==> flow/design.v (excerpt) <==
module b8Xb8_s16( 
  input clk,
  input rst_n, 
  input [7:0] in1_0  ,
  input [7:0] in1_1  ,
  input [7:0] in1_2  ,
  input [7:0] in1_3  ,
  input [7:0] in1_4  ,
  input [7:0] in1_5  ,
  input [7:0] in1_6  ,
  input [7:0] in1_7  ,
  input [7:0] in1_8  ,
  input [7:0] in1_9  ,
  input [7:0] in1_10 ,
  input [7:0] in1_11 ,
  input [7:0] in1_12 ,
  input [7:0] in1_13 ,
  input [7:0] in1_14 ,
  input [7:0] in1_15 ,
  input [7:0] in2_0  ,
  input [7:0] in2_1  ,
  input [7:0] in2_2  ,
  input [7:0] in2_3  ,
  input [7:0] in2_4  ,
  input [7:0] in2_5  ,
  input [7:0] in2_6  ,
  input [7:0] in2_7  ,
  input [7:0] in2_8  ,
  input [7:0] in2_9  ,
  input [7:0] in2_10 ,
  input [7:0] in2_11 ,
  input [7:0] in2_12 ,
  input [7:0] in2_13 ,
  input [7:0] in2_14 ,
  input [7:0] in2_15 ,
  output [11:0] out
  );
  reg [19:0] psum;
  reg [15:0] prod_0  ;
  reg [15:0] prod_1  ;
  reg [15:0] prod_2  ;
  reg [15:0] prod_3  ;
  reg [15:0] prod_4  ;
  reg [15:0] prod_5  ;
  reg [15:0] prod_6  ;
  reg [15:0] prod_7  ;
  reg [15:0] prod_8  ;
  reg [15:0] prod_9  ;
  reg [15:0] prod_10 ;
  reg [15:0] prod_11 ;
  reg [15:0] prod_12 ;
  reg [15:0] prod_13 ;
  reg [15:0] prod_14 ;
  reg [15:0] prod_15 ;
  always @(negedge rst_n or posedge clk) begin
    if (rst_n == 1'b0) begin
      prod_0  <= 16'b0;
      prod_1  <= 16'b0;
      prod_2  <= 16'b0;
      prod_3  <= 16'b0;
      prod_4  <= 16'b0;
      prod_5  <= 16'b0;
      prod_6  <= 16'b0;
      prod_7  <= 16'b0;
      prod_8  <= 16'b0;
      prod_9  <= 16'b0;
      prod_10 <= 16'b0;
      prod_11 <= 16'b0;
      prod_12 <= 16'b0;
      prod_13 <= 16'b0;
      prod_14 <= 16'b0;
      prod_15 <= 16'b0;
      psum <= 20'b0;
    end else begin
      prod_0  <= in1_0  * in2_0  ;
      prod_1  <= in1_1  * in2_1  ;
      prod_2  <= in1_2  * in2_2  ;
      prod_3  <= in1_3  * in2_3  ;
  ...
export LEC_CHECK = 0
export CAP_MARGIN = 20
export CORE_MARGIN = 2
export CORE_UTILIZATION = 40
export SLEW_MARGIN = 20
create_clock -name core_clock -period 7.5 [get_ports {clk}]
run.sh (not shown) runs the stock make flow with config.mk's settings and CLKGATE_MAP_FILE=.
The starting point passed the timing, design-rule and antenna checks.
Edit:
- CORE_UTILIZATION: 40 -> 65
- MAX_ROUTING_LAYER: not set -> met4
- clock period: 7.5 -> 4.84 ns (I/O delays scaled with it)
Result:
- This time the run reached the layout checks and failed them: setup timing
- die size is lower by 38%
- synthesized cell count does not change
- setup slack loses 2.4 ns
- via count came out higher by 10%
- synthesized area is unchanged
- worst hold slack degrades by 0.47 ns
- flip-flop count does not change
- non-clock buffer count climbs by 659

* * *

## cedar
Starting RTL as in the previous note.
export LEC_CHECK = 0
export CAP_MARGIN = 20
export CORE_MARGIN = 2
export CORE_UTILIZATION = 72
export CTS_CLUSTER_SIZE = 35
export PLACE_DENSITY_LB_ADDON = 0.26
export SLEW_MARGIN = 20
create_clock -name core_clock -period 3.69 [get_ports {clk}]
cedar: it failed during 4_1_cts, and the tool reported DPL-0033.
Inputs modified between cedar and juniper:
Settings: CORE_UTILIZATION: 72 -> 66; PLACE_DENSITY_LB_ADDON: 0.26 -> unset; MAX_ROUTING_LAYER: unset -> met4; CTS_CLUSTER_SIZE: 35 -> unset; the clock period (ns, I/O delays scaled along): 3.69 -> 4.84.
--- outcome ---
Re cell area after technology mapping: no difference whatsoever between juniper and cedar.
The core region area reported for juniper is greater than that of cedar by 0.0056 mm².
Compared with cedar, in juniper starting density of the core lost 6.0 points, synthesized cell count shows no meaningful change, pre-CTS setup slack increased by 1.20 ns relative to the old numbers.
Changes observed in juniper relative to cedar: final HPWL from detailed placement fell by about 23%; standard-cell row count shows an increase of 4; height of the die moved up.
Status juniper: flow complete, layout not clean - negative setup slack
Area fraction in full adders, half adders and majority gates: cedar vs juniper identical
Note that the die size recorded for cedar amounts to 0.918 times the value seen in juniper.
[juniper vs cedar] number of placed cells counting well taps: lower in juniper
